--- design/flow/run.sh ---
#!/bin/bash
# the make line also repeats each setting of config.mk as NAME=value (left out here)
make -C /OpenROAD-flow-scripts/flow DESIGN_CONFIG=/design/flow/config.mk WORK_HOME=/design/flow/orfs CLKGATE_MAP_FILE= finish
--- design/flow/config.mk ---
export PLATFORM = sky130hd
export DESIGN_NAME = top_level
export DESIGN_NICKNAME = top_level
export VERILOG_FILES = /design/flow/design.v
export SDC_FILE = /design/flow/constraint.sdc
export NUM_CORES = 4
export LEC_CHECK = 0
export ABC_AREA = 1
export CAP_MARGIN = 20
export CORE_MARGIN = 2
export CORE_UTILIZATION = 64
export PLACE_DENSITY = 0.42
export SLEW_MARGIN = 20
export TNS_END_PERCENT = 15
--- design/flow/constraint.sdc ---
create_clock -name core_clock -period 9.71 [get_ports {clk}]
set_input_delay 1.9420 -clock core_clock [delete_from_list [all_inputs] [get_ports {clk}]]
set_output_delay 1.9420 -clock core_clock [all_outputs]
set_load 0.01 [all_outputs]
--- design/flow/design.v ---
module top_level(f1,f2,p,in_1,in_2,out,clk,clk2);
input [7:0]in_1, in_2;
input clk;
input clk2;
input [15:0]p;   
input [15:0]f1,f2;  
output [15:0]out;
wire [15:0]a,b;
wire [15:0]r1,r2,r3,r4,r5;
convert inst_1(.float(a), .int8(in_1), .clk(clk));  
convert inst_2(.float(b), .int8(in_2), .clk(clk));
mult inst_3(.B(f1), .C(r1), .A(a), .clk(clk));   
mult inst_4(.B(f2), .C(r2), .A(b), .clk(clk));
main_adder inst_5 (.AA(r1), .BB(r2),.clk(clk), .R_add(r3)); 
mux inst_6(.in1(r4), .in2(p), .sel(clk2), .out(r5));  
main_adder inst_7 (.AA(r3), .BB(r5),.clk(clk), .R_add(r4));  
assign out=r4;
endmodule
module convert( float, int8,clk);
input clk;
output [15:0] float;
input [7:0] int8;
reg [4:0] exp;
reg [9:0] mantissa;
integer i;
always @(negedge clk)
begin
if(int8 != 8'b0) 
begin
for(i = 0; i < 8; i = i + 1)
    if(int8[i]) 
      exp = i;
      if(exp < 10)
      mantissa = int8 << (10 - exp);
      else
      mantissa = int8;
      exp = exp + 15;
 end
else begin
 mantissa=0;
exp=0;
    end
end
assign float = {1'b0, exp, mantissa};
endmodule
module mult(B,C, A, clk);
input  [15:0]A;
input clk;
input [15:0]B;
output reg    [15:0]C;
wire          [5:0]e;   
wire           [21:0]m;  
wire            [10:0]A_m;     
wire            [10:0]B_m;     
reg           [4:0]C_e;  
wire            C_sign;  
reg           [9:0]C_m;  
assign C_sign=(A[15]^B[15]); 
assign e[5:0]=(A[14:10]+B[14:10]-4'b1111); 
assign A_m[10:0]={1'b1, A[9:0]};
assign B_m[10:0]={1'b1, B[9:0]};
assign m[21:0]=(A_m[10:0])*(B_m[10:0]);   
always@(posedge clk)
begin
if (A==0)   
  begin
  C<=16'b0;
  end
else begin
    if (m[21]==1'b1) 
    begin
    C_m=m[20:11];
    C_e=e[4:0]+m[21];
    C<={C_sign,C_e[4:0],C_m[9:0]};
    end 
    else begin
    C_m=m[19:10];
    C_e=e[4:0]+m[21];
    C<={C_sign,C_e[4:0],C_m[9:0]};
    end
end
end
endmodule
module main_adder (AA, BB,clk, R_add);
input [15:0] AA, BB; 
input clk;             
output  [15:0] R_add;                
wire [14:0]temp_Sum_M_C; 
wire [13:0]temp_Sub_M_C, temp_lza_count_reg;
wire [15:0]temp_L, temp_S;
compare_adder inst_1  (.C_L(temp_L), .C_S(temp_S), .A(AA), .B(BB),.clk(clk));  
shift_adder inst_2    ( temp_sign, temp_Sum_M_C, temp_Sub_M_C, temp_lza_count_reg, temp_L, temp_S,clk);
adder inst_3          (R_add, temp_L, temp_S, temp_sign, temp_Sum_M_C, temp_Sub_M_C, temp_lza_count_reg,clk );
endmodule
module compare_adder (C_L, C_S, A, B,clk);
input [15:0] A, B;
input clk;
output reg[15:0] C_L, C_S;
always@ (posedge clk)
if (A[14:0]>=B[14:0])
 begin
C_L<=A[15:0]; C_S<=B[15:0];
 end
 else begin
C_L<=B[15:0]; C_S<=A[15:0];
 end
endmodule
module shift_adder ( sign, Sum_M_C, Sub_M_C, lza_count_reg,L, S,clk);
input [15:0] L, S;  
input clk;             
output reg sign;                       
reg [13:0] M_C_L, M_C_S;        
reg [13:0]M_C_Lnew, M_C_Snew;   
output  reg[14:0] Sum_M_C;             
output  reg[13:0] Sub_M_C;            
reg [13:0] Sub_M_CS;                     
output reg [13:0] lza_count_reg;                
reg [4:0] count; 
always@ (*)
begin
M_C_L[13:0]={1'b1, L[9:0], 3'b000};                      
M_C_S[13:0]={1'b1, S[9:0], 3'b000};
sign=L[15];                                              
M_C_Snew[13:0]=M_C_S[13:0]>>(L[14:10]-S[14:10]);         
M_C_Lnew[13:0]=M_C_L[13:0];                              
Sum_M_C[14:0]=M_C_Lnew[13:0]+ M_C_Snew[13:0];            
Sub_M_C[13:0]=M_C_Lnew[13:0]- M_C_Snew[13:0];            
begin 
lza_count_reg=14;                                            
for( count=0; count<14; count=count+1 ) 
if( Sub_M_C[ count ] ) 
lza_count_reg=13-count; 
end 
end
endmodule
module adder(R_add, L, S, sign, Sum_M_C, Sub_M_C,lza_count_reg,clk );
input clk;
input [15:0] L, S;               
input sign;                       
input [14:0] Sum_M_C;             
input [13:0] Sub_M_C;            
reg [13:0] Sub_M_CS;                     
input [13:0] lza_count_reg;                
output reg [15:0] R_add;                
always @(posedge clk)
begin
if (L==0 &  S==0)
  begin
  R_add<=16'b0;
  end
  else begin
if (L[15]^S[15]==0)            
 begin
R_add[15]<=sign;                      
R_add[14:10]<=L[14:10]+Sum_M_C[14];   
 if (Sum_M_C[14]==1)
 begin
 R_add[9:0]<=Sum_M_C[13:4];
 end 
 else begin
 R_add[9:0]<=Sum_M_C[12:3];             
 end
 end 
 else begin                         
R_add[15]<=sign;
R_add[14:10]<=L[14:10]-lza_count_reg;
Sub_M_CS[13:0]=(Sub_M_C[13:0]<<lza_count_reg);
R_add[9:0]<=Sub_M_CS[12:3];          
end
end
end
endmodule
module mux(in1, in2, sel, out);  
input [15:0]in1,in2;
input sel;
output reg [15:0]out;
 always @ (*)  
 begin : MUX        
   if (sel == 1'b0) begin
      out = in1;
   end else begin
       out = in2 ;
   end
end
endmodule  
==> out/metrics.csv, run 1 <==
metric;value;unit
status;finished with violations;
check.faults;setup timing;
slew_violations;0;
hp-class;reg2reg;
root_buffer;clkbuf_16;
post_drt_via_cell_ratio;5.449;
yosys_warnings;7;
ys_sh_xor;3.177;%
syn-cell-area;19690;um2
end_kind;flip-flop;
synth.most_common_cell;nand2_1;
warnings;88;
gp_congestion;0.9447;
synth.distinct_cells;54;
synth.area.mux_share;0.8260;%
whs_path_depth;0;
combGateArea;14290;um2
drt_wl_total;50930;um
ant_nets;0;
startpoint_type;flip-flop;
cp_common_cell;fa_1;
cp_top_family;adder cells;
clock_sinks;158;
max_stage_delay;540;ps
min_to;inst_7.inst_3.R_add[15];
finalClockSkew;57.68;ps
logic_family;adder cells;
antenna_found_initial;1;
grt_max_degree;65;
path_max_fanout;4;
hp-start;inst_7.inst_1.C_L[15];
yosysTopAreaCellShare;16.88;%
edf_count;0;
setup_violations;29;
wire_per_inst;14.98;um
cts_made_buffers;17;
cpMaxStageDelayCell;fa_1;
grt.overflow.total;0;
crit_required;10090;ps
compound_area_share;11.08;%
async_flop_share;0;%
seq_area;3198;um2
path_class;reg2reg;
path_depth;32;
reg2reg_to;inst_3.C[14];
critPathBufInv;5;
num_io_pins;82;
max_cap_violations;0;
core;30430;um2
relSlewSlack;32.35;%
cts_tree;yes;
syn-mean-instance-area;6.932;um2
rr_worst_depth;32;
synth_flops;158;
ys_cells;2841;
synthAdderAreaFrac;31.17;%
flop_cell;dfxtp_1;
setup_slack;-1281;ps
netlist_instances;2841;
common_cells;675 x nand2_1, 565 x inv_1, 225 x ha_1, 199 x nand3_1, 166 x fa_1;
die_h;179.4;um
hold_violations;0;
yosys-stat-area;19690;um2
fp.dieW;179.4;um
clk_pin_slew;70;ps
simple_gate_area_share;24.42;%
crit_end;inst_3.C[14];
ys_seq_share;16.06;%
area_growth;15.08;%
nets;3448;
rsz0062_at_grt;true;
die-area;32190;um2
crit_start;inst_1.mantissa[2];
arrival;11370;ps
insertion_delay;490;ps
h-tree-depth;4;
ff2ff_setup_slack;-1280;ps
syn_nets;3298;
fp_util;64.72;%
synth_area_leader_cell;fa_1;
fillers;2406;
grt_pass1_wl;84870;um
first_global_vias;18341;
area_leaders;fa_1 17%, dfxtp_1 16%, ha_1 14%;
first_pass_iters;6;
drt-initial-drc-count;1283;
io_buffers;81;
remaining_drc_errors;0;
worstMarginPinSlew;1012;ps
grtUsageTotal;31.61;%
fin_util;74.48;%
placed_area;21510;um2
final_cell_area;22660;um2
hpwl;41060;um
r2r-start;inst_1.mantissa[2];
cts_buffer_depth;2;
ctsHoldBuffers;0;
num_rows;64;
num_vias;18531;
area by class of cell:
type                    count  area share (%)
diodes                      1         0.01104
flip-flops and latches    158           14.11
well taps                 396           2.186
clock buffers              19           2.048
inverters                 576           9.595
clock inverters            43           1.032
repair buffers            206           7.961
multi-input cells        2002           63.05
what timing repair did:
action,4_1_cts,5_1_grt
buffers inserted,11,4
resized,41,68
endpoints found under the setup margin,30,30
pin swaps,28,32
stage by stage:
step	cells	hold WS [ps]	TNS (ps)	setup slack, ps
3_3_place_gp	3325	355.5	-16230	-1263
5_1_grt	3400	366.3	-19960	-1639
2_1_floorplan	2841	424.2	-13970	-1201
4_1_cts	3396	368.3	-14960	-1254
6_report	3401	366.4	-13560	-1281
3_5_place_dp	3325	363.0	-20290	-1457
per-layer routing:
metal	share of wire [%]	track usage [%]	vias up
met5	0	0	-
met4	3.2	11.71	0
met3	6.0	5.004	133
met2	48	55.11	619
met1	42	39.51	8560
li1	-	-	9219
==> run 2, diff against run 1 <==
ABC_AREA = 0   (was 1)
CAP_MARGIN = 25   (was 20)
CELL_PAD_IN_SITES_DETAIL_PLACEMENT = 0   (was not set)
CORE_MARGIN = 5   (was 2)
CORE_UTILIZATION = 40   (was 64)
CTS_CLUSTER_DIAMETER = 319   (was not set)
CTS_CLUSTER_SIZE = 10   (was not set)
HOLD_SLACK_MARGIN = 0.25   (was not set)
MIN_ROUTING_LAYER = met2   (was not set)
PLACE_DENSITY = not set   (was 0.42)
PLACE_DENSITY_LB_ADDON = 0.02   (was not set)
SLEW_MARGIN = 10   (was 20)
TNS_END_PERCENT = 85   (was 15)
clock period = 15.8 ns   (was 9.71 ns; I/O delays follow)
==> run 2 against run 1 <==
Clock-buffer cell count increased by 1. Synthesized cell count is 11% lower. Cell count down 3.8%. Hold slack improved by 98 ps. Wire length is 24% higher. Now clean on timing, DRC and antenna. Global-route usage grew 1.6 points. Area after synthesis rose by 4.8%. Setup slack gained 1800 ps. Non-clock buffer count fell by 98. Critical path type unchanged. Die area rose by 75%. Design area up 0.40%.
==> out/metrics.csv, run 2 <==
metric;value;unit
status;no timing/DRC/antenna violations;
synth_flops;158;
edf_count;0;
tns;0;ps
post_drt_via_cell_ratio;7.570;
root_buffer;clkbuf_16;
fp.dieW;237.2;um
ant_nets;0;
synthAdderAreaFrac;29.80;%
syn_nets;2990;
r2r-start;inst_1.mantissa[6];
whs;464.3;ps
arrival;15640;ps
cpMaxStageDelayCell;fa_1;
syn-mean-instance-area;8.153;um2
path_depth;26;
warnings;84;
setup_slack;518.8;ps
ys_cells;2532;
ff2ff_setup_slack;520;ps
die-area;56250;um2
slew_violations;0;
drt_wl_total;63060;um
critPathBufInv;3;
num_io_pins;82;
grtUsageTotal;33.18;%
end_kind;flip-flop;
gp_congestion;0.9436;
wl_met2;32670;um
crit_end;inst_3.C[14];
path_class;reg2reg;
post-place-ws;435.0;ps
netlist_instances;2532;
startpoint_type;flip-flop;
cp_common_cell;fa_1;
first_global_vias;27368;
hp-class;reg2reg;
relSlewSlack;24.14;%
logic_family;adder cells;
core;51200;um2
drt-initial-drc-count;3619;
num_vias;24769;
hpwl;50630;um
grt_pass1_wl;99450;um
cts_buffer_depth;2;
clk_pin_slew;70;ps
yosys-stat-area;20640;um2
simple_gate_area_share;18.83;%
flop_cell;dfxtp_1;
worstMarginPinSlew;1131;ps
met1_length;0;um
io_buffers;81;
rsz0062_at_grt;false;
max_stage_delay;580;ps
yosys_warnings;7;
finalClockSkew;17.10;ps
area_leaders;fa_1 16%, dfxtp_1 15%, ha_1 14%;
reg2reg_to;inst_3.C[14];
num_rows;83;
cts_made_buffers;17;
yosysTopAreaCellShare;16.10;%
remaining_drc_errors;0;
placed_area;22030;um2
ys_seq_share;15.32;%
wl_met3;26070;um
rr_worst_depth;26;
area_growth;10.23;%
async_flop_share;0;%
grt.overflow.total;0;
grt_max_degree;52;
compound_area_share;17.84;%
hp-start;inst_5.inst_3.R_add[15];
crit_start;inst_1.mantissa[6];
ys_sh_xor;3.764;%
synth.most_common_cell;inv_1;
first_pass_iters;49;
antenna_found_initial;0;
synth.area.mux_share;5.983;%
wire_per_inst;19.27;um
synth.distinct_cells;110;
hold_violations;0;
final_cell_area;22750;um2
cp_top_family;adder cells;
nets;3036;
fp_util;40.32;%
insertion_delay;500;ps
max_cap_violations;0;
min_to;inst_7.inst_1.C_L[15];
die_h;237.2;um
clock_sinks;158;
path_max_fanout;7;
common_cells;339 x inv_1, 235 x nand2_1, 226 x ha_1, 181 x nor2_1, 166 x fa_1;
synth_area_leader_cell;fa_1;
setup_violations;0;
post-cts-setup-buffer-count;0;
top_layer;met5;
h-tree-depth;4;
whs_path_depth;2;
syn-cell-area;20640;um2
cts_tree;yes;
crit_required;16160;ps
## run 2: final cells by class
class                           count  area (um2)
Antenna cell                        1       2.502
Clock buffer                       20       467.9
Clock inverter                     42       224.0
Fill cell                        5231       28440
Inverter                          343        1287
Multi-Input combinational cell   1920       15740
Sequential cell                   158        3167
Tap cell                          680       850.8
Timing Repair Buffer              108        1018
## run 2: per-layer routing
metal	global-route usage [%]	vias to the layer above
li1	-	8658
met1	-	8998
met2	39.81	6532
met3	46.73	575
met4	5.038	6
met5	6.061	-
## run 2: stage by stage
stage	std cells	util (%)
after floorplan	2532	-
after global placement	3207	43.03
after detailed placement	3207	43.03
after CTS	3268	44.37
after global routing	3271	44.44
final	3272	44.44
## run 2: repair_timing
action                                  in CTS  in global routing
endpoints found under the setup margin       0                  1
resized                                      0                  4
hold buffers                                 0                  0
==> run 3, diff against run 2 <==
ABC_AREA = not set   (was 0)
CAP_MARGIN = 30   (was 25)
CELL_PAD_IN_SITES_DETAIL_PLACEMENT = 1   (was 0)
CORE_MARGIN = 3   (was 5)
CORE_UTILIZATION = 29   (was 40)
CTS_CLUSTER_DIAMETER = not set   (was 319)
CTS_CLUSTER_SIZE = not set   (was 10)
GPL_ROUTABILITY_DRIVEN = 1   (was not set)
HOLD_SLACK_MARGIN = 0.08   (was 0.25)
MIN_ROUTING_LAYER = not set   (was met2)
PLACE_DENSITY_LB_ADDON = 0.11   (was 0.02)
SETUP_SLACK_MARGIN = 2.57   (was not set)
SLEW_MARGIN = 20   (was 10)
TNS_END_PERCENT = not set   (was 85)
clock period = 12.6 ns   (was 15.8 ns; I/O delays follow)
==> run 3 against run 2 <==
Now fails the layout checks on setup timing. Setup slack got worse by 610 ps. Register-to-register slack got worse by 610 ps. Cell count increased by 12%. Non-clock buffer count increased by 147. Design area increased by 13%. Critical path type unchanged. Largest cell class unchanged.
==> out/metrics.csv, run 3 <==
metric;value;unit
synth.distinct_cells;110;
num_vias;18614;
crit_required;12920;ps
yosys-stat-area;20640;um2
grt_max_degree;64;
startpoint_type;flip-flop;
synth_flops;158;
simple_gate_area_share;18.83;%
fp_util;29.38;%
setup_slack;-89.42;ps
path_depth;26;
yosys_warnings;7;
rr_worst_depth;26;
path_class;reg2reg;
arrival;13010;ps
synth.area.mux_share;5.983;%
max_stage_delay;560;ps
common_cells;339 x inv_1, 235 x nand2_1, 226 x ha_1, 181 x nor2_1, 166 x fa_1;
cts_tree;yes;
check.faults;setup timing;
max_cap_violations;0;
ant_nets;0;
status;finished with violations;
async_flop_share;0;%
h-tree-depth;4;
end_kind;flip-flop;
wire_per_inst;18.31;um
whs;425.4;ps
finalClockSkew;32.06;ps
reg2reg_to;inst_3.C[14];
syn-mean-instance-area;8.153;um2
ys_seq_share;15.32;%
remaining_drc_errors;0;
hp-class;reg2reg;
area_leaders;fa_1 16%, dfxtp_1 15%, ha_1 14%;
rsz0062_at_grt;true;
path_max_fanout;6;
drt-initial-drc-count;687;
die-area;74420;um2
hold_violations;0;
whs_path_depth;0;
cts_made_buffers;17;
stdcell_count;3678;
drt_wl_total;67340;um
compound_area_share;17.84;%
nets;3183;
area_growth;24.05;%
n_antenna_cell;0;
synthAdderAreaFrac;29.80;%
tns;-89.42;ps
crit_start;inst_1.mantissa[6];
edf_count;0;
syn_nets;2990;
cpMaxStageDelayCell;fa_1;
yosysTopAreaCellShare;16.10;%
relSlewSlack;35.55;%
clk_pin_slew;80;ps
die_h;272.8;um
clock_sinks;158;
first_pass_iters;4;
first_global_vias;20102;
ys_sh_xor;3.764;%
hpwl;54500;um
synth_area_leader_cell;fa_1;
ys_cells;2532;
num_rows;97;
antenna_found_initial;1;
place_inst;3524;
ff2ff_setup_slack;-90;ps
syn-cell-area;20640;um2
grtUsageTotal;17.92;%
cp_top_family;adder cells;
crit_end;inst_3.C[14];
gp_congestion;0.8647;
post-place-ws;-472.7;ps
flop_cell;dfxtp_1;
grt.overflow.total;0;
critPathBufInv;3;
post_drt_via_cell_ratio;5.061;
slew_violations;0;
setup_violations;1;
min_to;inst_5.inst_3.R_add[15];
netlist_instances;2532;
io_buffers;81;
r2r-start;inst_1.mantissa[6];
num_io_pins;82;
cp_common_cell;fa_1;
warnings;87;
grt_pass1_wl;108000;um
cts_buffer_depth;2;
hp-start;inst_5.inst_1.C_L[15];
fin_util;36.44;%
fp.dieW;272.8;um
worstMarginPinSlew;959.8;ps
root_buffer;clkbuf_16;
synth.most_common_cell;inv_1;
core;70270;um2
insertion_delay;480;ps
logic_family;adder cells;
==> run 3: cell type report <==
class | count | area, um2
Clock buffer | 17 | 425.4
Clock inverter | 45 | 304.0
Fill cell | 8264 | 44660
Inverter | 343 | 1320
Multi-Input combinational cell | 1920 | 16840
Sequential cell | 158 | 3216
Tap cell | 940 | 1176
Timing Repair Buffer | 255 | 2328
==> run 3: repair_timing <==
action	in CTS	in global routing
pin swaps	64	54
hold buffers	0	0
buffers inserted	55	37
setup endpoints to repair	58	50
resized	212	89
==> run 3: metal layers <==
metal	global-route usage [%]	up-vias	part of all wire, %
met1	23.25	9275	46
met3	2.116	73	2.6
met2	31.66	267	49
met5	0	-	0.019
met4	4.222	2	1.9
li1	-	8997	-
==> run 3: stage by stage <==
step | cell area, um2
after floorplan | 21310
after global placement | 23210
after detailed placement | 23240
after CTS | 24910
after global routing | 25610
final | 25610
==> run 4, diff against run 3 <==
ABC_AREA = 1   (was not set)
CAP_MARGIN = 20   (was 30)
CELL_PAD_IN_SITES_DETAIL_PLACEMENT = not set   (was 1)
CORE_ASPECT_RATIO = 0.88   (was not set)
CORE_MARGIN = 2   (was 3)
CORE_UTILIZATION = 72   (was 29)
CTS_CLUSTER_DIAMETER = 227   (was not set)
CTS_CLUSTER_SIZE = 36   (was not set)
GPL_ROUTABILITY_DRIVEN = not set   (was 1)
HOLD_SLACK_MARGIN = not set   (was 0.08)
MAX_ROUTING_LAYER = met5   (was not set)
MIN_ROUTING_LAYER = met1   (was not set)
PLACE_DENSITY_LB_ADDON = 0.16   (was 0.11)
SETUP_SLACK_MARGIN = not set   (was 2.57)
clock period = 8.2 ns   (was 12.6 ns; I/O delays follow)
==> run 4 against run 3 <==
The flow now stops in 5_1_grt. Area after synthesis shrank 4.6%. Die area fell by 61%. Synthesized cell count up 12%.
==> out/metrics.csv, run 4 <==
metric;value;unit
die-area;28690;um2
place_inst;3311;
hpwl;46200;um
simple_gate_area_share;24.42;%
status;stopped before the end;
edf_count;0;
ys_seq_share;16.06;%
root_buffer;clkbuf_16;
ctsHoldBuffers;0;
num_io_pins;82;
yosys-stat-area;19690;um2
stop_stage;5_1_grt;
synth_flops;158;
syn_nets;3298;
common_cells;675 x nand2_1, 565 x inv_1, 225 x ha_1, 199 x nand3_1, 166 x fa_1;
core;26770;um2
synth.most_common_cell;nand2_1;
post-place-ws;-2570;ps
placed_area;21840;um2
async_flop_share;0;%
first-error;[ERROR GRT-0232] Routing congestion too high. Check the congestion heatmap in the GUI.;
synthAdderAreaFrac;31.17;%
grtUsageTotal;81.06;%
fp_util;73.57;%
io_buffers;81;
synth_area_leader_cell;fa_1;
logic_family;adder cells;
compound_area_share;11.08;%
fp.dieW;180.3;um
netlist_instances;2841;
gp_congestion;0.9549;
cts_buffer_depth;2;
cts_made_buffers;17;
synth.distinct_cells;54;
grt.overflow.total;93;
clock_sinks;158;
ys_sh_xor;3.177;%
yosysTopAreaCellShare;16.88;%
syn-cell-area;19690;um2
area_leaders;fa_1 17%, dfxtp_1 16%, ha_1 14%;
yosys_warnings;7;
syn-mean-instance-area;6.932;um2
flop_cell;dfxtp_1;
num_rows;56;
die_h;159.1;um
h-tree-depth;4;
ys_cells;2841;
synth.area.mux_share;0.8260;%
==> run 4: layer usage <==
metal | GRT usage (%) | GRT overflow
met5 | 41.33 | 0
met4 | 81.60 | 38
met3 | 71.82 | 2
met2 | 93.41 | 52
met1 | 79.80 | 1
==> run 4: what timing repair did <==
| action | 4_1_cts |
|---|---|
| cloned | 1 |
| gates resized | 120 |
| setup endpoints to repair | 30 |
| setup buffers | 43 |
| pin swaps | 63 |
==> run 4: stage by stage <==
step	setup TNS (ps)	util [%]
after floorplan	-32000	-
after global placement	-38340	81.58
after detailed placement	-47950	81.58
after CTS	-43740	87.09
==> run 5, diff against run 4 <==
ABC_AREA = 0   (was 1)
CORE_ASPECT_RATIO = not set   (was 0.88)
CORE_MARGIN = 4   (was 2)
CORE_UTILIZATION = 41   (was 72)
CTS_CLUSTER_DIAMETER = 312   (was 227)
CTS_CLUSTER_SIZE = 99   (was 36)
MAX_ROUTING_LAYER = not set   (was met5)
MIN_ROUTING_LAYER = not set   (was met1)
PLACE_DENSITY_LB_ADDON = 0.17   (was 0.16)
SETUP_SLACK_MARGIN = 0.82   (was not set)
SLEW_MARGIN = 10   (was 20)
TNS_END_PERCENT = 15   (was not set)
clock period = 13.5 ns   (was 8.2 ns; I/O delays follow)
==> run 5 against run 4 <==
The run now finishes clean. Die area increased by 88%. Area after synthesis increased by 4.8%. Synthesized cell count decreased by 11%.
==> out/metrics.csv, run 5 <==
metric;value;unit
nets;3068;
hold_violations;0;
netlist_instances;2532;
fillers;4916;
wire_per_inst;16.85;um
gp_congestion;0.9128;
root_buffer;clkbuf_16;
fp.dieW;232.4;um
clk_pin_slew;60;ps
insertion_delay;470;ps
h-tree-depth;4;
io_buffers;81;
critPathBufInv;4;
num_io_pins;82;
yosys-stat-area;20640;um2
syn-cell-area;20640;um2
arrival;13500;ps
grtUsageTotal;20.83;%
reg2reg_to;inst_3.C[14];
ys_cells;2532;
setup_violations;0;
max_stage_delay;520;ps
place_inst;3194;
ff2ff_setup_slack;310;ps
worstMarginPinSlew;985.1;ps
relSlewSlack;34.12;%
finalClockSkew;30.04;ps
ant_nets;0;
warnings;87;
cts_tree;yes;
path_max_fanout;4;
cts_made_buffers;17;
synth.distinct_cells;110;
ctsHoldBuffers;0;
die_h;232.4;um
whs_path_depth;0;
flop_cell;dfxtp_1;
clock_sinks;158;
first_global_vias;17887;
synth.most_common_cell;inv_1;
rr_worst_depth;27;
ys_seq_share;15.32;%
status;no timing/DRC/antenna violations;
min_to;inst_5.inst_3.R_add[15];
area_growth;12.84;%
cts_buffer_depth;2;
num_vias;17890;
first_pass_iters;8;
post-place-ws;-64.75;ps
synth.area.mux_share;5.983;%
max_cap_violations;0;
drt-initial-drc-count;1056;
synth_flops;158;
cp_top_family;adder cells;
placed_area;22180;um2
synthAdderAreaFrac;29.80;%
rsz0062_at_grt;true;
syn-mean-instance-area;8.153;um2
path_depth;27;
post_drt_via_cell_ratio;5.441;
end_kind;flip-flop;
syn_nets;2990;
hp-class;reg2reg;
synth_area_leader_cell;fa_1;
cpMaxStageDelayCell;fa_1;
fp_util;41.82;%
r2r-start;inst_1.mantissa[2];
yosys_warnings;7;
grt_pass1_wl;92530;um
cp_common_cell;fa_1;
slew_violations;0;
startpoint_type;flip-flop;
remaining_drc_errors;0;
setup_slack;308.1;ps
hpwl;45480;um
simple_gate_area_share;18.83;%
edf_count;0;
common_cells;339 x inv_1, 235 x nand2_1, 226 x ha_1, 181 x nor2_1, 166 x fa_1;
grt.overflow.total;0;
stdcell_count;3288;
logic_family;adder cells;
core;49360;um2
hp-start;inst_5.inst_1.C_L[15];
path_class;reg2reg;
crit_required;13810;ps
drt_wl_total;55400;um
compound_area_share;17.84;%
async_flop_share;0;%
ys_sh_xor;3.764;%
die-area;54000;um2
final_cell_area;23290;um2
antenna_found_initial;1;
grt_max_degree;64;
crit_end;inst_3.C[14];
num_rows;81;
crit_start;inst_1.mantissa[2];
area_leaders;fa_1 16%, dfxtp_1 15%, ha_1 14%;
yosysTopAreaCellShare;16.10;%
-- run 5: final cells by class --
cell class | instances | area [um2] | area share, %
diodes | 1 | 2.502 | 0.01074
clock buffers | 18 | 429.2 | 1.842
clock inverters | 44 | 256.5 | 1.101
inverters | 343 | 1287 | 5.527
multi-input cells | 1920 | 15970 | 68.56
flip-flops and latches | 158 | 3216 | 13.80
well taps | 664 | 830.8 | 3.567
repair buffers | 140 | 1303 | 5.592
-- run 5: through the flow --
step | hold slack (ps) | utilization (%) | setup TNS [ps]
floorplan | 425.7 | - | 0
global placement | 436.5 | 44.94 | 0
detailed placement | 434.4 | 44.94 | -64.75
CTS | 441.4 | 46.97 | 0
global route | 449.0 | 47.19 | 0
finish | 440.9 | 47.20 | 0
-- run 5: per-layer routing --
layer	global-route usage (%)	up-vias	share of wire [%]
met1	28.20	8647	47
li1	-	8787	-
met2	35.96	394	48
met3	3.024	60	4.0
met4	3.437	2	1.1
met5	0	-	0.034
-- run 5: what timing repair did --
item	in CTS	in global routing
endpoints found under the setup margin	29	24
resized	36	15
setup buffers	29	2
gates cloned	0	0
pin swaps	24	7
hold endpoints to repair	0	0
==> run 6, diff against run 5 <==
ABC_AREA = 1   (was 0)
CORE_MARGIN = 2   (was 4)
CORE_UTILIZATION = 65   (was 41)
CTS_CLUSTER_DIAMETER = 382   (was 312)
CTS_CLUSTER_SIZE = 98   (was 99)
PLACE_DENSITY = 0.42   (was not set)
PLACE_DENSITY_LB_ADDON = not set   (was 0.17)
SETUP_SLACK_MARGIN = 2.18   (was 0.82)
SLEW_MARGIN = 20   (was 10)
TNS_END_PERCENT = 10   (was 15)
clock period = 11.8 ns   (was 13.5 ns; I/O delays follow)
==> run 6 against run 5 <==
Now fails the layout checks on setup timing. Setup slack got worse by 840 ps. First-iteration DRC count grew 65%. Wire length fell by 3.4%. Clock-buffer cell count unchanged. Design area fell by 1.6%. Critical path depth rose by 5. Clock skew grew 26 ps. Register-to-register slack worse by 840 ps.
==> out/metrics.csv, run 6 <==
metric;value;unit
drt_wl_total;53530;um
flop_cell;dfxtp_1;
path_depth;32;
r2r-start;inst_1.mantissa[5];
path_class;reg2reg;
common_cells;675 x nand2_1, 565 x inv_1, 225 x ha_1, 199 x nand3_1, 166 x fa_1;
ant_nets;0;
check.faults;setup timing;
synth_flops;158;
logic_family;adder cells;
insertion_delay;480;ps
cts_made_buffers;17;
met1_usage;43.51;%
setup_violations;7;
grtUsageMet3;4.028;%
finalClockSkew;56.41;ps
cts_buffer_depth;2;
crit_required;12150;ps
h-tree-depth;4;
synth.area.mux_share;0.8260;%
synth.distinct_cells;54;
setup_slack;-536.7;ps
gp_congestion;0.9234;
fillers;2054;
use_met2;60.79;%
tns;-1948;ps
crit_start;inst_1.mantissa[5];
status;finished with violations;
synth_area_leader_cell;fa_1;
ys_sh_xor;3.177;%
ctsHoldBuffers;0;
busiest_layer;met2;
warnings;88;
slew_violations;0;
path_max_fanout;7;
synthAdderAreaFrac;31.17;%
netlist_instances;2841;
cts_tree;yes;
hp-class;reg2reg;
post-place-ws;-481.4;ps
relSlewSlack;35.56;%
seq_area;3218;um2
arrival;12690;ps
syn-cell-area;19690;um2
num_vias;18828;
cpMaxStageDelayCell;fa_1;
hold_violations;0;
fin_util;77.10;%
synth.most_common_cell;nand2_1;
ff2ff_setup_slack;-540;ps
yosys_warnings;7;
worstMarginPinSlew;963.9;ps
rr_worst_depth;32;
fp_util;66.27;%
n_antenna_cell;0;
root_buffer;clkbuf_16;
ys_seq_share;16.06;%
place_inst;3264;
compound_area_share;11.08;%
cp_common_cell;fa_1;
antenna_found_initial;0;
yosysTopAreaCellShare;16.88;%
rsz0062_at_grt;true;
io_buffers;81;
grt_pass1_wl;88330;um
reg2reg_to;inst_3.C[14];
clock_sinks;158;
min_to;inst_7.inst_3.R_add[15];
grtUsageTotal;34.49;%
ys_cells;2841;
drt-initial-drc-count;1742;
critPathBufInv;5;
grt.overflow.total;0;
edf_count;0;
die-area;31710;um2
end_kind;flip-flop;
syn-mean-instance-area;6.932;um2
area_growth;16.35;%
yosys-stat-area;19690;um2
area_leaders;fa_1 17%, dfxtp_1 16%, ha_1 14%;
crit_end;inst_3.C[14];
die_h;178.1;um
hpwl;40880;um
nets;3410;
clk_pin_slew;70;ps
cp_top_family;adder cells;
combGateArea;14710;um2
syn_nets;3298;
first_pass_iters;7;
simple_gate_area_share;24.42;%
whs_path_depth;0;
async_flop_share;0;%
first_global_vias;18987;
num_io_pins;82;
grt_max_degree;50;
remaining_drc_errors;0;
fp.dieW;178.1;um
max_cap_violations;0;
startpoint_type;flip-flop;
wire_per_inst;15.95;um
core;29720;um2
post_drt_via_cell_ratio;5.610;
stdcell_count;3356;
hp-start;inst_7.inst_1.C_L[15];
max_stage_delay;600;ps
num_rows;63;
run 6: final cells by class:
class                   count  share of cell area, %
inverters                 576                  9.655
multi-input cells        2002                  64.20
flip-flops and latches    158                  14.05
repair buffers            168                  6.782
clock buffers              18                  1.966
clock inverters            44                  1.223
well taps                 390                  2.130
run 6: stage by stage:
stage          cell area [um2]  hold slack, ps
6_report                 22910           378.5
4_1_cts                  22630           377.6
3_3_place_gp             21170           361.8
5_1_grt                  22910           391.1
2_1_floorplan            20020           424.2
3_5_place_dp             21170           366.0
run 6: per-layer routing:
| metal | vias to the layer above | part of all wire, % | routed length (um) |
|---|---|---|---|
| met5 | - | 0 | 0 |
| met4 | 0 | 3.4 | 1805 |
| met3 | 154 | 5.8 | 3125 |
| met2 | 688 | 50 | 26520 |
| met1 | 8835 | 41 | 22080 |
| li1 | 9151 | - | - |
run 6: what timing repair did:
| action | 4_1_cts | 5_1_grt |
|---|---|---|
| setup buffers | 27 | 4 |
| setup endpoints to repair | 55 | 52 |
| pin swaps | 99 | 75 |
| gates resized | 202 | 104 |
==> run 7, diff against run 6 <==
ABC_AREA = not set   (was 1)
CAP_MARGIN = 10   (was 20)
CORE_UTILIZATION = 72   (was 65)
CTS_CLUSTER_DIAMETER = 52   (was 382)
CTS_CLUSTER_SIZE = 32   (was 98)
PLACE_DENSITY = 0.66   (was 0.42)
SETUP_SLACK_MARGIN = 2.66   (was 2.18)
TNS_END_PERCENT = 35   (was 10)
clock period = 10.3 ns   (was 11.8 ns; I/O delays follow)
==> run 7 against run 6 <==
The run now fails in 5_1_grt. Area after synthesis is 4.8% higher. Die area is 5.3% lower. Synthesized cell count is 11% lower.
==> out/metrics.csv, run 7 <==
metric;value;unit
hpwl;47810;um
synth_area_leader_cell;fa_1;
synth.most_common_cell;inv_1;
ys_cells;2532;
synthAdderAreaFrac;29.80;%
edf_count;0;
compound_area_share;17.84;%
ctsHoldBuffers;0;
area_leaders;fa_1 16%, dfxtp_1 15%, ha_1 14%;
h-tree-depth;4;
simple_gate_area_share;18.83;%
post-place-ws;-1663;ps
syn-mean-instance-area;8.153;um2
place_inst;3003;
syn-cell-area;20640;um2
die_h;173.3;um
grt.overflow.total;36;
clock_sinks;158;
async_flop_share;0;%
die-area;30040;um2
ys_sh_xor;3.764;%
flop_cell;dfxtp_1;
status;stopped before the end;
syn_nets;2990;
num_rows;61;
synth.area.mux_share;5.983;%
first-error;[ERROR GRT-0232] Routing congestion too high. Check the congestion heatmap in the GUI.;
cts_buffer_depth;2;
core;28010;um2
ys_seq_share;15.32;%
io_buffers;81;
cts_made_buffers;17;
gp_congestion;0.9844;
synth.distinct_cells;110;
common_cells;339 x inv_1, 235 x nand2_1, 226 x ha_1, 181 x nor2_1, 166 x fa_1;
root_buffer;clkbuf_16;
num_io_pins;82;
grtUsageTotal;73.52;%
stop_stage;5_1_grt;
synth_flops;158;
fp.dieW;173.3;um
logic_family;adder cells;
yosys_warnings;7;
netlist_instances;2532;
yosysTopAreaCellShare;16.10;%
yosys-stat-area;20640;um2
fp_util;73.69;%
run 7: layer usage:
| metal | GRT overflow | global-route usage, % |
|---|---|---|
| met2 | 19 | 90.18 |
| met5 | 0 | 36.38 |
| met3 | 0 | 58.68 |
| met1 | 2 | 74.02 |
| met4 | 15 | 69.07 |
run 7: metrics by stage:
stage,area (um2),setup TNS (ps),hold WS (ps)
2_1_floorplan,20960,-17950,425.7
3_3_place_gp,22580,-25530,436.1
3_5_place_dp,22580,-29900,464.9
4_1_cts,24280,-24130,479.3
run 7: repair_timing:
action	in CTS
setup endpoints to repair	61
resized	224
setup buffers	33
pin swaps	92
==> run 8, diff against run 7 <==
ABC_AREA = 0   (was not set)
CAP_MARGIN = 20   (was 10)
CORE_ASPECT_RATIO = 1.81   (was not set)
CORE_MARGIN = 9   (was 2)
CORE_UTILIZATION = 66   (was 72)
CTS_CLUSTER_DIAMETER = 307   (was 52)
CTS_CLUSTER_SIZE = 100   (was 32)
MAX_ROUTING_LAYER = met5   (was not set)
MIN_ROUTING_LAYER = met1   (was not set)
PLACE_DENSITY = not set   (was 0.66)
PLACE_DENSITY_LB_ADDON = 0.0   (was not set)
SETUP_SLACK_MARGIN = -1.91   (was 2.66)
TNS_END_PERCENT = 25   (was 35)
clock period = 20.0 ns   (was 10.3 ns; I/O delays follow)
==> run 8 against run 7 <==
Now clean on timing, DRC and antenna. Synthesized cell count did not move. Area after synthesis unchanged. Die area is 27% higher.
==> out/metrics.csv, run 8 <==
metric;value;unit
num_io_pins;82;
simple_gate_area_share;18.83;%
syn-mean-instance-area;8.153;um2
area_growth;8.243;%
die-area;38250;um2
ctsHoldBuffers;0;
grt_max_degree;60;
grt_pass1_wl;102100;um
post_drt_via_cell_ratio;6.374;
first_global_vias;19756;
min_to;inst_5.inst_3.R_add[15];
fp_util;67.31;%
setup_violations;0;
crit_required;20330;ps
drt_wl_total;64540;um
end_kind;flip-flop;
yosys-stat-area;20640;um2
worstMarginPinSlew;1118;ps
logic_family;adder cells;
hp-start;inst_5.inst_1.C_L[15];
area_leaders;fa_1 16%, dfxtp_1 15%, ha_1 14%;
yosysTopAreaCellShare;16.10;%
wire_per_inst;21.69;um
cpMaxStageDelayCell;dfxtp_1;
cts_made_buffers;17;
root_buffer;clkbuf_16;
r2r-start;inst_1.mantissa[7];
hpwl;51340;um
cts_resized;0;
critPathBufInv;5;
rsz0062_at_grt;false;
syn_nets;2990;
grt.overflow.total;0;
synth_flops;158;
ant_nets;0;
path_class;reg2reg;
fp.dieW;149.5;um
yosys_warnings;7;
drt-initial-drc-count;1197;
crit_start;inst_1.mantissa[7];
gp_congestion;0.9979;
rr_worst_depth;28;
first_pass_iters;6;
synth_area_leader_cell;fa_1;
clock_sinks;158;
hp-class;reg2reg;
num_vias;18969;
tns;0;ps
io_buffers;81;
crit_end;inst_3.C[14];
synth.most_common_cell;inv_1;
fin_util;72.86;%
finalClockSkew;31.58;ps
hold_violations;0;
core;30670;um2
ys_cells;2532;
ys_sh_xor;3.764;%
startpoint_type;flip-flop;
common_cells;339 x inv_1, 235 x nand2_1, 226 x ha_1, 181 x nor2_1, 166 x fa_1;
h-tree-depth;4;
whs_path_depth;0;
netlist_instances;2532;
max_stage_delay;570;ps
cts_buffer_depth;2;
antenna_found_initial;1;
post-cts-setup-buffer-count;0;
placed_area;21600;um2
final_cell_area;22340;um2
insertion_delay;490;ps
edf_count;0;
reg2reg_to;inst_3.C[14];
path_max_fanout;17;
num_rows;86;
path_depth;28;
ff2ff_setup_slack;2360;ps
arrival;17970;ps
slew_violations;0;
synthAdderAreaFrac;29.80;%
cts_tree;yes;
compound_area_share;17.84;%
status;no timing/DRC/antenna violations;
flop_cell;dfxtp_1;
cp_common_cell;fa_1;
synth.distinct_cells;110;
synth.area.mux_share;5.983;%
remaining_drc_errors;0;
post-place-ws;2388;ps
setup_slack;2357;ps
ys_seq_share;15.32;%
grtUsageTotal;34.05;%
syn-cell-area;20640;um2
clk_pin_slew;70;ps
nets;3024;
async_flop_share;0;%
cp_top_family;adder cells;
warnings;84;
relSlewSlack;24.96;%
fillers;2428;
max_cap_violations;0;
die_h;255.9;um
==> run 8: area by class of cell <==
| cell class | instances | area [um2] | share of cell area, % |
|---|---|---|---|
| Clock buffer | 17 | 425.4 | 1.904 |
| Timing Repair Buffer | 96 | 923.4 | 4.133 |
| Multi-Input combinational cell | 1920 | 15750 | 70.50 |
| Inverter | 343 | 1287 | 5.762 |
| Clock inverter | 45 | 294.0 | 1.316 |
| Antenna cell | 1 | 2.502 | 0.01120 |
| Sequential cell | 158 | 3163 | 14.16 |
| Tap cell | 396 | 495.5 | 2.217 |
==> run 8: routing by layer <==
layer	track usage (%)	up-vias	part of all wire, %
li1	-	8693	-
met1	30.47	9101	31
met2	63.46	845	54
met3	6.973	330	5.7
met4	26.91	0	8.9
met5	0	-	0
==> run 8: through the flow <==
stage          hold WS, ps  instances
4_1_cts              444.8       2974
2_1_floorplan        425.7       2532
6_report             446.2       2976
5_1_grt              450.5       2975
3_5_place_dp         415.5       2913
3_3_place_gp         410.6       2913
==> run 9, diff against run 8 <==
ABC_AREA = 1   (was 0)
CORE_ASPECT_RATIO = not set   (was 1.81)
CORE_MARGIN = 2   (was 9)
CORE_UTILIZATION = 72   (was 66)
CTS_CLUSTER_DIAMETER = 225   (was 307)
CTS_CLUSTER_SIZE = 33   (was 100)
MAX_ROUTING_LAYER = not set   (was met5)
MIN_ROUTING_LAYER = not set   (was met1)
PLACE_DENSITY_LB_ADDON = 0.28   (was 0.0)
SETUP_SLACK_MARGIN = 2.11   (was -1.91)
TNS_END_PERCENT = not set   (was 25)
clock period = 10.6 ns   (was 20.0 ns; I/O delays follow)
==> run 9 against run 8 <==
The run now fails in 5_1_grt. Area after synthesis shrank 4.6%. Synthesized cell count rose by 12%. Die area fell by 25%.
==> out/metrics.csv, run 9 <==
metric;value;unit
placed_area;21680;um2
yosysTopAreaCellShare;16.88;%
num_rows;60;
synth_area_leader_cell;fa_1;
yosys_warnings;7;
logic_family;adder cells;
common_cells;675 x nand2_1, 565 x inv_1, 225 x ha_1, 199 x nand3_1, 166 x fa_1;
clock_sinks;158;
synth.distinct_cells;54;
die_h;169.4;um
cts_made_buffers;17;
ys_cells;2841;
h-tree-depth;4;
synth_flops;158;
ctsHoldBuffers;0;
ys_sh_xor;3.177;%
simple_gate_area_share;24.42;%
synthAdderAreaFrac;31.17;%
flop_cell;dfxtp_1;
io_buffers;81;
synth.area.mux_share;0.8260;%
syn-cell-area;19690;um2
syn_nets;3298;
async_flop_share;0;%
grtUsageTotal;77.07;%
area_leaders;fa_1 17%, dfxtp_1 16%, ha_1 14%;
first-error;[ERROR GRT-0232] Routing congestion too high. Check the congestion heatmap in the GUI.;
yosys-stat-area;19690;um2
fp_util;73.27;%
fp.dieW;169.4;um
core;26880;um2
hpwl;42530;um
grt.overflow.total;52;
compound_area_share;11.08;%
synth.most_common_cell;nand2_1;
cts_buffer_depth;2;
edf_count;0;
syn-mean-instance-area;6.932;um2
status;stopped before the end;
stop_stage;5_1_grt;
netlist_instances;2841;
num_io_pins;82;
root_buffer;clkbuf_16;
gp_congestion;0.9481;
die-area;28690;um2
ys_seq_share;16.06;%
run 9: metrics by stage:
stage / worst slack [ps] / std cells
detailed placement: -1174 / 3244
floorplan: -755.7 / 2841
CTS: -907.4 / 3385
global placement: -864.7 / 3244
run 9: routing by layer:
layer | GRT overflow | track usage (%)
met5 | 0 | 43.30
met1 | 0 | 76.43
met4 | 26 | 73.62
met3 | 3 | 65.32
met2 | 23 | 91.85
run 9: timing repair:
item	in CTS
gates resized	316
gates cloned	2
pin swaps	121
endpoints found under the setup margin	60
setup buffers	78
==> run 10, diff against run 9 <==
CTS_CLUSTER_DIAMETER = 199   (was 225)
CTS_CLUSTER_SIZE = 14   (was 33)
HOLD_SLACK_MARGIN = 0.29   (was not set)
PLACE_DENSITY_LB_ADDON = 0.15   (was 0.28)
SETUP_SLACK_MARGIN = -0.22   (was 2.11)
clock period = 7.14 ns   (was 10.6 ns; I/O delays follow)
==> run 10 against run 9 <==
The flow again stops in 5_1_grt. Synthesized cell count unchanged. Area after synthesis unchanged. Die area unchanged.
==> out/metrics.csv, run 10 <==
metric;value;unit
gp_congestion;0.9921;
num_io_pins;82;
die-area;28690;um2
root_buffer;clkbuf_16;
h-tree-depth;4;
flop_cell;dfxtp_1;
edf_count;0;
cts_made_buffers;17;
ctsHoldBuffers;0;
first-error;[ERROR GRT-0116] Global routing finished with congestion. Check the congestion regions in the DRC Viewer.;
synth.most_common_cell;nand2_1;
common_cells;675 x nand2_1, 565 x inv_1, 225 x ha_1, 199 x nand3_1, 166 x fa_1;
ys_seq_share;16.06;%
compound_area_share;11.08;%
synth.distinct_cells;54;
hpwl;48630;um
netlist_instances;2841;
logic_family;adder cells;
stop_stage;5_1_grt;
area_leaders;fa_1 17%, dfxtp_1 16%, ha_1 14%;
yosys_warnings;7;
place_inst;3364;
grt.overflow.total;19;
synth_area_leader_cell;fa_1;
synth_flops;158;
yosysTopAreaCellShare;16.88;%
fp.dieW;169.4;um
yosys-stat-area;19690;um2
post-place-ws;-2882;ps
ys_sh_xor;3.177;%
synth.area.mux_share;0.8260;%
syn-cell-area;19690;um2
clock_sinks;158;
die_h;169.4;um
status;stopped before the end;
ys_cells;2841;
cts_buffer_depth;2;
async_flop_share;0;%
fp_util;73.27;%
io_buffers;81;
syn-mean-instance-area;6.932;um2
syn_nets;3298;
synthAdderAreaFrac;31.17;%
num_rows;60;
core;26880;um2
simple_gate_area_share;24.42;%
grtUsageTotal;63.73;%
## run 10: repair_timing
action,in CTS
setup endpoints to repair,30
gates resized,77
setup buffers,39
pin swaps,54
cloned,0
## run 10: through the flow
step	area, um2	TNS (ps)	hold WS [ps]
3_5_place_dp	22270	-67730	391.5
4_1_cts	23450	-58010	405.5
2_1_floorplan	20050	-47900	424.2
3_3_place_gp	22270	-57330	392.1
## run 10: layer usage
layer  global-route usage, %  GRT overflow
met1                   64.26             0
met2                   86.19            10
met3                   42.12             1
met4                   58.90             8
met5                   21.39             0
==> run 11, diff against run 10 <==
CTS_CLUSTER_SIZE = 46   (was 14)
HOLD_SLACK_MARGIN = not set   (was 0.29)
PLACE_DENSITY_LB_ADDON = 0.19   (was 0.15)
SETUP_SLACK_MARGIN = 2.43   (was -0.22)
clock period = 9.38 ns   (was 7.14 ns; I/O delays follow)
==> run 11 against run 10 <==
The flow again stops in 5_1_grt. Area after synthesis unchanged. Synthesized cell count unchanged. Die area unchanged.
==> out/metrics.csv, run 11 <==
metric;value;unit
io_buffers;81;
cts_made_buffers;17;
synth.distinct_cells;54;
synth.most_common_cell;nand2_1;
grt.overflow.total;17;
flop_cell;dfxtp_1;
status;stopped before the end;
ys_sh_xor;3.177;%
syn-mean-instance-area;6.932;um2
edf_count;0;
netlist_instances;2841;
fp.dieW;169.4;um
area_leaders;fa_1 17%, dfxtp_1 16%, ha_1 14%;
yosys_warnings;7;
common_cells;675 x nand2_1, 565 x inv_1, 225 x ha_1, 199 x nand3_1, 166 x fa_1;
die_h;169.4;um
synthAdderAreaFrac;31.17;%
h-tree-depth;4;
synth_area_leader_cell;fa_1;
placed_area;21820;um2
gp_congestion;0.9652;
compound_area_share;11.08;%
ys_cells;2841;
syn_nets;3298;
logic_family;adder cells;
num_io_pins;82;
hpwl;43590;um
first-error;[ERROR GRT-0232] Routing congestion too high. Check the congestion heatmap in the GUI.;
place_inst;3263;
clock_sinks;158;
async_flop_share;0;%
cts_buffer_depth;2;
syn-cell-area;19690;um2
stop_stage;5_1_grt;
simple_gate_area_share;24.42;%
post-place-ws;-1713;ps
die-area;28690;um2
yosysTopAreaCellShare;16.88;%
ctsHoldBuffers;0;
root_buffer;clkbuf_16;
grtUsageTotal;79.85;%
yosys-stat-area;19690;um2
num_rows;60;
core;26880;um2
ys_seq_share;16.06;%
fp_util;73.27;%
synth.area.mux_share;0.8260;%
synth_flops;158;
==> run 11: what timing repair did <==
action	CTS
setup endpoints to repair	60
buffers inserted	96
resized	342
cloned	2
pin swaps	107
==> run 11: routing by layer <==
metal | track usage (%) | overflow
met4 | 79.08 | 12
met1 | 79.10 | 0
met5 | 43.48 | 0
met2 | 93.47 | 5
met3 | 68.49 | 0
==> run 11: stage by stage <==
step / TNS, ps
after floorplan: -14470
after global placement: -19690
after detailed placement: -26210
after CTS: -24650
==> run 12, diff against run 11 <==
CORE_ASPECT_RATIO = 1.81   (was not set)
CTS_CLUSTER_DIAMETER = 96   (was 199)
CTS_CLUSTER_SIZE = not set   (was 46)
MAX_ROUTING_LAYER = met5   (was not set)
MIN_ROUTING_LAYER = met1   (was not set)
PLACE_DENSITY = 0.65   (was not set)
PLACE_DENSITY_LB_ADDON = not set   (was 0.19)
SETUP_SLACK_MARGIN = not set   (was 2.43)
clock period = 10.9 ns   (was 9.38 ns; I/O delays follow)
==> run 12 against run 11 <==
The flow again stops in 5_1_grt. Die area is 0.20% higher. Area after synthesis stayed put. Synthesized cell count stayed put.
==> out/metrics.csv, run 12 <==
metric;value;unit
edf_count;0;
yosys_warnings;7;
ys_cells;2841;
synthAdderAreaFrac;31.17;%
synth_area_leader_cell;fa_1;
clock_sinks;158;
fp.dieW;126.9;um
stop_stage;5_1_grt;
syn-mean-instance-area;6.932;um2
status;stopped before the end;
synth.distinct_cells;54;
flop_cell;dfxtp_1;
gp_congestion;1.033;
syn_nets;3298;
die_h;226.5;um
grt.overflow.total;2;
cts_buffer_depth;2;
synth.area.mux_share;0.8260;%
area_leaders;fa_1 17%, dfxtp_1 16%, ha_1 14%;
root_buffer;clkbuf_16;
fp_util;73.05;%
h-tree-depth;4;
simple_gate_area_share;24.42;%
yosysTopAreaCellShare;16.88;%
die-area;28750;um2
netlist_instances;2841;
grtUsageTotal;64.35;%
num_rows;81;
hpwl;48070;um
ys_sh_xor;3.177;%
cts_made_buffers;17;
yosys-stat-area;19690;um2
synth.most_common_cell;nand2_1;
num_io_pins;82;
compound_area_share;11.08;%
ys_seq_share;16.06;%
first-error;[ERROR GRT-0232] Routing congestion too high. Check the congestion heatmap in the GUI.;
logic_family;adder cells;
core;26960;um2
async_flop_share;0;%
io_buffers;81;
synth_flops;158;
post-place-ws;-1091;ps
syn-cell-area;19690;um2
common_cells;675 x nand2_1, 565 x inv_1, 225 x ha_1, 199 x nand3_1, 166 x fa_1;
-- run 12: layer usage --
layer	overflow	global-route usage [%]
met1	0	58.36
met2	2	91.19
met3	0	41.22
met4	0	69.55
met5	0	6.595
-- run 12: through the flow --
stage	area (um2)	cells
3_3_place_gp	21370	3234
4_1_cts	22560	3326
2_1_floorplan	20030	2841
3_5_place_dp	21370	3234
-- run 12: timing repair --
action                     4_1_cts
resized                         61
hold buffers                     0
buffers inserted                35
setup endpoints to repair       23
pin swaps                       50
==> run 13, diff against run 12 <==
ABC_AREA = 0   (was 1)
CAP_MARGIN = 10   (was 20)
CELL_PAD_IN_SITES_DETAIL_PLACEMENT = 2   (was not set)
CELL_PAD_IN_SITES_GLOBAL_PLACEMENT = 1   (was not set)
CORE_MARGIN = 9   (was 2)
CORE_UTILIZATION = 53   (was 72)
CTS_CLUSTER_SIZE = 28   (was not set)
GPL_TIMING_DRIVEN = 0   (was not set)
MAX_ROUTING_LAYER = met4   (was met5)
MIN_ROUTING_LAYER = met2   (was met1)
PLACE_DENSITY = not set   (was 0.65)
PLACE_DENSITY_LB_ADDON = 0.1   (was not set)
SLEW_MARGIN = 35   (was 20)
TNS_END_PERCENT = 10   (was not set)
clock period = 11.0 ns   (was 10.9 ns; I/O delays follow)
==> run 13 against run 12 <==
The flow stops in 3_5_place_dp. Synthesized cell count decreased by 11%. Die area increased by 62%. Area after synthesis increased by 4.8%.
==> out/metrics.csv, run 13 <==
metric;value;unit
netlist_instances;2532;
compound_area_share;17.84;%
yosysTopAreaCellShare;16.10;%
synthAdderAreaFrac;29.80;%
ys_seq_share;15.32;%
syn-mean-instance-area;8.153;um2
common_cells;339 x inv_1, 235 x nand2_1, 226 x ha_1, 181 x nor2_1, 166 x fa_1;
area_leaders;fa_1 16%, dfxtp_1 15%, ha_1 14%;
synth_flops;158;
stop_stage;3_5_place_dp;
synth.most_common_cell;inv_1;
status;stopped before the end;
die_h;283.5;um
first-error;[ERROR DPL-0033] detailed placement checks failed during check placement.;
ys_sh_xor;3.764;%
logic_family;adder cells;
simple_gate_area_share;18.83;%
num_rows;96;
io_buffers;72;
syn-cell-area;20640;um2
num_io_pins;82;
flop_cell;dfxtp_1;
syn_nets;2990;
gp_congestion;1.132;
fp.dieW;164.7;um
synth.area.mux_share;5.983;%
async_flop_share;0;%
fp_util;54.04;%
ys_cells;2532;
core;38200;um2
synth_area_leader_cell;fa_1;
synth.distinct_cells;110;
yosys_warnings;7;
edf_count;0;
die-area;46690;um2
yosys-stat-area;20640;um2
## run 13: per-stage QoR
stage | instance area [um2] | hold slack [ps]
3_3_place_gp | 22260 | 459.4
2_1_floorplan | 20920 | 425.7
==> run 14, diff against run 13 <==
CAP_MARGIN = 20   (was 10)
CELL_PAD_IN_SITES_DETAIL_PLACEMENT = not set   (was 2)
CELL_PAD_IN_SITES_GLOBAL_PLACEMENT = 2   (was 1)
CORE_ASPECT_RATIO = 1.2   (was 1.81)
CORE_MARGIN = 7   (was 9)
CORE_UTILIZATION = 40   (was 53)
CTS_CLUSTER_DIAMETER = not set   (was 96)
CTS_CLUSTER_SIZE = 93   (was 28)
GPL_ROUTABILITY_DRIVEN = 1   (was not set)
GPL_TIMING_DRIVEN = not set   (was 0)
HOLD_SLACK_MARGIN = 0.04   (was not set)
MIN_ROUTING_LAYER = not set   (was met2)
PLACE_DENSITY_LB_ADDON = not set   (was 0.1)
TNS_END_PERCENT = 100   (was 10)
clock period = 17.6 ns   (was 11.0 ns; I/O delays follow)
==> run 14 against run 13 <==
Now clean on timing, DRC and antenna. Area after synthesis stayed put. Synthesized cell count stayed put. Die area is 25% higher.
==> out/metrics.csv, run 14 <==
metric;value;unit
status;no timing/DRC/antenna violations;
post_drt_via_cell_ratio;5.401;
synthAdderAreaFrac;29.80;%
cts_resized;0;
whs_path_depth;0;
compound_area_share;17.84;%
yosysTopAreaCellShare;16.10;%
use_met2;35.08;%
relSlewSlack;44.86;%
num_rows;91;
first_global_vias;18002;
die-area;58190;um2
insertion_delay;490;ps
place_inst;3167;
drt-initial-drc-count;943;
setup_violations;0;
yosys_warnings;7;
ff2ff_setup_slack;1230;ps
drt_wl_total;59100;um
synth_flops;158;
clock_sinks;158;
first_pass_iters;5;
die_h;262.9;um
h-tree-depth;4;
cts_tree;yes;
grt.overflow.total;0;
remaining_drc_errors;0;
crit_end;inst_3.C[14];
area_growth;9.650;%
num_vias;17440;
grt_pass1_wl;95740;um
path_max_fanout;17;
whs;446.1;ps
grtUsageMet3;3.081;%
synth.most_common_cell;inv_1;
syn_nets;2990;
max_cap_violations;0;
wire_per_inst;18.30;um
startpoint_type;flip-flop;
yosys-stat-area;20640;um2
cpMaxStageDelayCell;dfxtp_1;
async_flop_share;0;%
end_kind;flip-flop;
syn-cell-area;20640;um2
ys_cells;2532;
flop_cell;dfxtp_1;
hp-start;inst_7.inst_1.C_L[15];
warnings;86;
nets;3022;
cts_buffer_depth;2;
hpwl;49280;um
min_to;inst_7.inst_3.R_add[15];
ys_seq_share;15.32;%
fp_util;40.29;%
r2r-start;inst_1.mantissa[7];
logic_family;adder cells;
critPathBufInv;5;
antenna_found_initial;1;
final_cell_area;22630;um2
io_buffers;81;
met1_usage;25.28;%
stdcell_count;3229;
num_io_pins;82;
rr_worst_depth;28;
netlist_instances;2532;
area_leaders;fa_1 16%, dfxtp_1 15%, ha_1 14%;
grt_max_degree;40;
rsz0062_at_grt;false;
worstMarginPinSlew;821.2;ps
syn-mean-instance-area;8.153;um2
reg2reg_to;inst_3.C[14];
finalClockSkew;26.25;ps
post-place-ws;1215;ps
setup_slack;1228;ps
placed_area;21910;um2
path_class;reg2reg;
clk_pin_slew;70;ps
core;51240;um2
post-cts-setup-buffer-count;0;
crit_start;inst_1.mantissa[7];
slew_violations;0;
crit_required;17920;ps
arrival;16690;ps
hp-class;reg2reg;
hold_violations;0;
common_cells;339 x inv_1, 235 x nand2_1, 226 x ha_1, 181 x nor2_1, 166 x fa_1;
synth_area_leader_cell;fa_1;
ys_sh_xor;3.764;%
edf_count;0;
max_stage_delay;560;ps
path_depth;28;
cp_common_cell;fa_1;
synth.distinct_cells;110;
simple_gate_area_share;18.83;%
cp_top_family;adder cells;
busiest_layer;met2;
fp.dieW;221.4;um
grtUsageTotal;20.76;%
root_buffer;clkbuf_16;
cts_made_buffers;17;
ant_nets;0;
ctsHoldBuffers;0;
gp_congestion;0.8578;
synth.area.mux_share;5.983;%
tns;0;ps
## run 14: area by class of cell
cell class	count	area [um2]
Antenna cell	1	2.502
Clock buffer	17	425.4
Clock inverter	45	287.8
Fill cell	5182	28600
Inverter	343	1287
Multi-Input combinational cell	1920	15750
Sequential cell	158	3163
Tap cell	651	814.5
Timing Repair Buffer	94	903.4
## run 14: stage by stage
step | util (%)
3_3_place_gp | 42.76
5_1_grt | 44.18
6_report | 44.18
4_1_cts | 44.15
2_1_floorplan | -
3_5_place_dp | 42.76
## run 14: per-layer routing
metal,wire [um],up-vias
met5,0,-
met2,28760,317
met4,1573,0
li1,-,8694
met3,2118,83
met1,26650,8346
==> run 15, diff against run 14 <==
ABC_AREA = 1   (was 0)
CELL_PAD_IN_SITES_GLOBAL_PLACEMENT = not set   (was 2)
CORE_ASPECT_RATIO = 0.5   (was 1.2)
CORE_MARGIN = 2   (was 7)
CORE_UTILIZATION = 72   (was 40)
CTS_CLUSTER_DIAMETER = 397   (was not set)
CTS_CLUSTER_SIZE = 96   (was 93)
GPL_ROUTABILITY_DRIVEN = not set   (was 1)
HOLD_SLACK_MARGIN = not set   (was 0.04)
MAX_ROUTING_LAYER = not set   (was met4)
PLACE_DENSITY = 0.87   (was not set)
SETUP_SLACK_MARGIN = 2.09   (was not set)
SLEW_MARGIN = 20   (was 35)
TNS_END_PERCENT = 5   (was 100)
clock period = 7.4 ns   (was 17.6 ns; I/O delays follow)
==> run 15 against run 14 <==
The run now fails in 5_1_grt. Area after synthesis down 4.6%. Die area decreased by 51%. Synthesized cell count increased by 12%.
==> out/metrics.csv, run 15 <==
metric;value;unit
grt.overflow.total;748;
ys_sh_xor;3.177;%
ctsHoldBuffers;0;
synth_flops;158;
ys_cells;2841;
flop_cell;dfxtp_1;
ys_seq_share;16.06;%
netlist_instances;2841;
gp_congestion;1.009;
common_cells;675 x nand2_1, 565 x inv_1, 225 x ha_1, 199 x nand3_1, 166 x fa_1;
root_buffer;clkbuf_16;
edf_count;0;
area_leaders;fa_1 17%, dfxtp_1 16%, ha_1 14%;
grtUsageTotal;91.52;%
yosys_warnings;7;
simple_gate_area_share;24.42;%
compound_area_share;11.08;%
cts_made_buffers;17;
syn-cell-area;19690;um2
synth.distinct_cells;54;
stop_stage;5_1_grt;
clock_sinks;158;
core;26640;um2
io_buffers;81;
cts_buffer_depth;2;
fp.dieW;237.9;um
status;stopped before the end;
num_rows;42;
syn_nets;3298;
hpwl;42610;um
syn-mean-instance-area;6.932;um2
async_flop_share;0;%
logic_family;adder cells;
yosys-stat-area;19690;um2
die_h;120.9;um
synth.most_common_cell;nand2_1;
die-area;28770;um2
synth.area.mux_share;0.8260;%
yosysTopAreaCellShare;16.88;%
h-tree-depth;4;
synthAdderAreaFrac;31.17;%
first-error;[ERROR GRT-0232] Routing congestion too high. Check the congestion heatmap in the GUI.;
synth_area_leader_cell;fa_1;
num_io_pins;82;
fp_util;73.91;%
run 15: through the flow:
step | setup slack, ps | instances | setup TNS (ps) | instance area (um2) | utilization (%)
global placement | -2498 | 3380 | -55150 | 22230 | 83.42
detailed placement | -2775 | 3380 | -61280 | 22230 | 83.42
CTS | -2381 | 3457 | -50310 | 23880 | 89.61
floorplan | -2356 | 2841 | -48620 | 19840 | -
run 15: routing by layer:
layer,GRT usage [%],GRT overflow
met5,69.16,7
met4,96.82,220
met3,81.80,32
met2,105.3,449
met1,86.55,40
run 15: what timing repair did:
| action | 4_1_cts |
|---|---|
| setup buffers | 16 |
| pin swaps | 91 |
| setup endpoints to repair | 91 |
| gates resized | 302 |
